==> job 2814 <==
## LMFE
module LMFE ( clk, reset, Din, in_en, busy, out_valid, Dout, mem_cen, mem_wen, mem_addr, mem_d, mem_q);
==> flow/config.mk <==
export PLATFORM = sky130hd
export DESIGN_NAME = LMFE
export DESIGN_NICKNAME = LMFE
export VERILOG_FILES = /design/flow/design.v
export SDC_FILE = /design/flow/constraint.sdc
export NUM_CORES = 4
export LEC_CHECK = 0
export ABC_AREA = 1
export CAP_MARGIN = 25
export CELL_PAD_IN_SITES_DETAIL_PLACEMENT = 1
export CELL_PAD_IN_SITES_GLOBAL_PLACEMENT = 0
export CORE_ASPECT_RATIO = 1.28
export CORE_MARGIN = 9
export CORE_UTILIZATION = 42
export CTS_CLUSTER_SIZE = 54
export GPL_ROUTABILITY_DRIVEN = 0
export HOLD_SLACK_MARGIN = 0.23
export MAX_ROUTING_LAYER = met4
export MIN_ROUTING_LAYER = met1
export PLACE_DENSITY_LB_ADDON = 0.18
export SETUP_SLACK_MARGIN = 0.63
export SLEW_MARGIN = 10
==> flow/constraint.sdc <==
create_clock -name core_clock -period 2.64 [get_ports {clk}]
set_input_delay 0.5280 -clock core_clock [delete_from_list [all_inputs] [get_ports {clk}]]
set_output_delay 0.5280 -clock core_clock [all_outputs]
set_load 0.01 [all_outputs]
run.sh (not shown) runs the stock make flow with config.mk's settings and CLKGATE_MAP_FILE=.
==> job 9425: changes against job 2814 <==
CAP_MARGIN = 20   (was 25)
CELL_PAD_IN_SITES_DETAIL_PLACEMENT = default   (was 1)
CELL_PAD_IN_SITES_GLOBAL_PLACEMENT = default   (was 0)
CORE_ASPECT_RATIO = default   (was 1.28)
CORE_MARGIN = 2   (was 9)
CORE_UTILIZATION = 66   (was 42)
CTS_CLUSTER_SIZE = 98   (was 54)
GPL_ROUTABILITY_DRIVEN = default   (was 0)
HOLD_SLACK_MARGIN = default   (was 0.23)
MAX_ROUTING_LAYER = default   (was met4)
MIN_ROUTING_LAYER = default   (was met1)
PLACE_DENSITY_LB_ADDON = default   (was 0.18)
SETUP_SLACK_MARGIN = default   (was 0.63)
SLEW_MARGIN = 20   (was 10)
==> flow/constraint.sdc (replaced) <==
create_clock -name core_clock -period 3.39 [get_ports {clk}]
set_input_delay 0.6780 -clock core_clock [delete_from_list [all_inputs] [get_ports {clk}]]
set_output_delay 0.6780 -clock core_clock [all_outputs]
set_load 0.01 [all_outputs]
==> Slide: Implementation Results <==
Implementation Results

Status
  – Stop stage: 5_1_grt
  – Outcome: stopped before the end
  – Tool Error: [ERROR GRT-0228] Horizontal edge usage exceeds the maximum allowed. (6, 35) usage=65535 limit=3000

Placement
  – Placed cell count: 6576

Die
  – Core Rows: 123
# the run above: job 2814

==> Slide: Implementation Results <==
Physical Implementation Snapshot

Status
  – Outcome: no timing/DRC/antenna violations

Placement
  – Placed cell count: 5821

Route
  – First-pass iteration count of the detailed router: 6

CTS
  – CTS Buffer Depth: 3

Layout
  – Final core utilization: 0.740

Critical path
  – Critical path endpoint: med.list_r[38][0]

Global route
  – Largest net degree at the start of global routing: 233
# the run above: job 9425


==> trial 70: inputs <==
Starting RTL as in the previous note.
==> flow/design.v (excerpt) <==
module LMFE ( clk, reset, Din, in_en, busy, out_valid, Dout, mem_cen, mem_wen, mem_addr, mem_d, mem_q);
input   clk;
input   reset;
input   in_en;
output  busy;
output  out_valid;
input   [7:0]  Din;
output  [7:0]  Dout;
output  mem_cen;
output  mem_wen;
output  [9:0]  mem_addr;
output  [7:0]  mem_d;
input   [7:0]  mem_q;
wire [7:0] med_d_w;
wire med_en_w;
wire med_del_w;
wire newline_w;
control MainCT( .clk(clk), .rst(reset), .data_in(Din), .in_en(in_en), .busy(busy), .med_data(med_d_w), .med_en(med_en_w), .med_del(med_del_w), .cen(mem_cen), .wen(mem_wen), .addr(mem_addr), .memd(mem_d), .memq(mem_q), .out_valid(out_valid), .newline(newline_w));
insert_sort med(.clk(clk), .rst(reset) , .data_valid(med_en_w) , .data_in(med_d_w), .data_out(Dout), .del_valid(med_del_w), .newline(newline_w)); 
endmodule
clock: 2.86 ns
lec_check: 0
abc_area: 1
cap_margin: 20
core_margin: 2
core_utilization: 72
cts_cluster_diameter: 400
cts_cluster_size: 96
setup_slack_margin: 0.66
slew_margin: 20
==> trial 6: changes against trial 70 <==
==> flow/config.mk (replaced) <==
export PLATFORM = sky130hd
export DESIGN_NAME = LMFE
export DESIGN_NICKNAME = LMFE
export VERILOG_FILES = /design/flow/design.v
export SDC_FILE = /design/flow/constraint.sdc
export NUM_CORES = 4
export LEC_CHECK = 0
export CAP_MARGIN = 20
export CORE_MARGIN = 2
export CORE_UTILIZATION = 16
export SLEW_MARGIN = 20
==> flow/constraint.sdc (replaced) <==
create_clock -name core_clock -period 4.21 [get_ports {clk}]
set_input_delay 0.8420 -clock core_clock [delete_from_list [all_inputs] [get_ports {clk}]]
set_output_delay 0.8420 -clock core_clock [all_outputs]
set_load 0.01 [all_outputs]
==> comparison table <==
quantity	trial 70	trial 6
Outcome	did not finish	no timing/DRC/antenna violations
Stage where the flow stopped	global routing (5_1_grt)	-
Cell total in the yosys stat output	5077	4313
Mux cell area share	0.0566%	9.61%
Placement Cell Area	40500 sq um	42700 sq um
RD Place Congestion	0.986	0.872
XOR/XNOR share of the synthesized area	0.699%	0.969%
Post-CTS setup buffer count	73	0
Fp util	73.0%	16.1%
Post-Synthesis Cell Area	37600 sq um	37900 sq um
Number of clock buffers inserted by TritonCTS	9	53
Top cell area share	17.1%	16.9%
Horizontal extent of the die	232 microns	491 microns
Mean instance size in the synthesized netlist	7.40 sq um	8.80 sq um
Sequential share of the synthesized area	32.9%	32.6%
Core Rows	83	178
CTS-repair resized insts	390	0
Most frequent cell after synthesis	o21ai_0	ha_1
Worst slack at placement	-102 ps	445 ps
FA/HA/MAJ Cells, Area Fraction	13.8%	13.7%
Number of distinct library cells after synthesis	60	77
Mapped Nets	5511	4747

==> run P: inputs <==
Starting RTL as in the previous note.
Settings: LEC_CHECK=0, ABC_AREA=1, CAP_MARGIN=10, CELL_PAD_IN_SITES_GLOBAL_PLACEMENT=0, CORE_ASPECT_RATIO=0.93, CORE_MARGIN=2, CORE_UTILIZATION=70, CTS_CLUSTER_SIZE=81, GPL_TIMING_DRIVEN=1, HOLD_SLACK_MARGIN=-0.06, MIN_ROUTING_LAYER=met1, PLACE_DENSITY=0.62, SETUP_SLACK_MARGIN=0.02, SLEW_MARGIN=20; clock period 2.64 ns.
==> inputs of run Y, as changes to run P <==
ABC_AREA = default   (was 1)
CELL_PAD_IN_SITES_GLOBAL_PLACEMENT = 1   (was 0)
CORE_ASPECT_RATIO = 1.06   (was 0.93)
CORE_UTILIZATION = 59   (was 70)
SETUP_SLACK_MARGIN = default   (was 0.02)
==> flow/constraint.sdc (replaced) <==
create_clock -name core_clock -period 3.47 [get_ports {clk}]
set_input_delay 0.6940 -clock core_clock [delete_from_list [all_inputs] [get_ports {clk}]]
set_output_delay 0.6940 -clock core_clock [all_outputs]
set_load 0.01 [all_outputs]
==> inputs of run A, as changes to run P <==
CAP_MARGIN = 15   (was 10)
CELL_PAD_IN_SITES_GLOBAL_PLACEMENT = default   (was 0)
CORE_ASPECT_RATIO = default   (was 0.93)
CTS_CLUSTER_DIAMETER = 93   (was default)
CTS_CLUSTER_SIZE = default   (was 81)
GPL_TIMING_DRIVEN = default   (was 1)
HOLD_SLACK_MARGIN = 0.3   (was -0.06)
MIN_ROUTING_LAYER = default   (was met1)
PLACE_DENSITY = default   (was 0.62)
SETUP_SLACK_MARGIN = default   (was 0.02)
==> flow/constraint.sdc (replaced) <==
create_clock -name core_clock -period 3.29 [get_ports {clk}]
set_input_delay 0.6580 -clock core_clock [delete_from_list [all_inputs] [get_ports {clk}]]
set_output_delay 0.6580 -clock core_clock [all_outputs]
set_load 0.01 [all_outputs]
==> inputs of run X, as changes to run P <==
CAP_MARGIN = 20   (was 10)
CELL_PAD_IN_SITES_DETAIL_PLACEMENT = 2   (was default)
CORE_ASPECT_RATIO = default   (was 0.93)
CORE_MARGIN = 9   (was 2)
CORE_UTILIZATION = 40   (was 70)
CTS_CLUSTER_SIZE = default   (was 81)
GPL_ROUTABILITY_DRIVEN = 0   (was default)
GPL_TIMING_DRIVEN = default   (was 1)
HOLD_SLACK_MARGIN = 0.23   (was -0.06)
MAX_ROUTING_LAYER = met4   (was default)
PLACE_DENSITY = default   (was 0.62)
PLACE_DENSITY_LB_ADDON = 0.12   (was default)
SETUP_SLACK_MARGIN = 0.63   (was 0.02)
==> CHANGELOG.md <==
### Metrics

- Chip height: 325 µm
- Stop Error: [ERROR DPL-0033] detailed placement checks failed during check placement.
- Cells after DPL: 6612
- Stopped at: clock tree synthesis
- Post-synthesis adder-cell area fraction: 0.138
- Synth Cell Area: 37600 µm²
- Floorplan Nets: 5511
- Status: aborted with a tool error
- And+or+nand+nor area frac: 0.137
- AO/OA Area Share: 0.294
- Die ar.: 105000 µm²
[end of results for run X]
==> CHANGELOG.md <==
### Implementation results

- Rel. slew slack: 0.384
- WL final: 106 mm
- Cells after DPL: 5141
- Synth Cell Area: 37900 µm²
- And+or+nand+nor area frac: 0.136
- Setup Fix Bufs, Post-CTS: 0
- Comb area leader: AND-OR/OR-AND gates
- CTS root buf: clkbuf_16
- Hold Path Origin: MainCT.med_del_r$_DFF_PP0_
- Async S/R FF share, synth: 1.00
- Data buffer area share: 0.0487
- Post-synthesis cell count: 4313
- Routed vias/inst: 6.23
- AO/OA Area Share: 0.233
- Status: no timing/DRC/antenna violations
- Chip height: 265 µm
- Post-synthesis adder-cell area fraction: 0.137
- Post-placement cell area: 40300 µm²
[end of results for run Y]
==> CHANGELOG.md <==
### Implementation results

- AO/OA Area Share: 0.294
- Post-synthesis adder-cell area fraction: 0.138
- Crit-path cells: ha_2 > nand2_1 > xor2_1 > nand2_1 > nand2_1 > nand2_2 > nor2_4 > buf_4 > nand3_1 > nand2_1 > nand2_2 > inv_2 > nand2_2 > nor2_8 > nand2_8 > nand2_1 > nand2_1 > nor2_4 > nand2_4 > nand2_1 > nand3_1 > nand2_1 > nand2_1
- Area leader share: 0.171
- Tap Cells: 688
- Max Cap Violations: 0
- Fp util: 0.711
- Initial antenna violation count: 0
- Synth Cell Area: 37600 µm²
- Die ar.: 55600 µm²
- Synth Seq Share: 0.329
- Design Area, Final: 42000 µm²
- Floorplan Nets: 5511
- Cells after DPL: 5767
- Chip height: 236 µm
- Status: no timing/DRC/antenna violations
- Core area: 52900 µm²
- And+or+nand+nor area frac: 0.137
[end of results for run A]
==> CHANGELOG.md <==
### Metrics

- Die ar.: 55600 µm²
- CTS root buf: clkbuf_16
- Status: aborted with a tool error
- Fp util: 0.712
- AO/OA Area Share: 0.294
- Stopped at: global routing
- Synth Seq Share: 0.329
- Cells after DPL: 6011
- Post-synthesis adder-cell area fraction: 0.138
- FP Rows: 81
- Clock Tree Buf Depth: 3
- Yosys warnings: 4
- Async S/R FF share, synth: 1.00
- Post-cts gate resize count: 375
- And+or+nand+nor area frac: 0.137
- Synth Cell Area: 37600 µm²
- H-tree levels: 2
- Chip height: 227 µm
- Floorplan Nets: 5511
[end of results for run P]
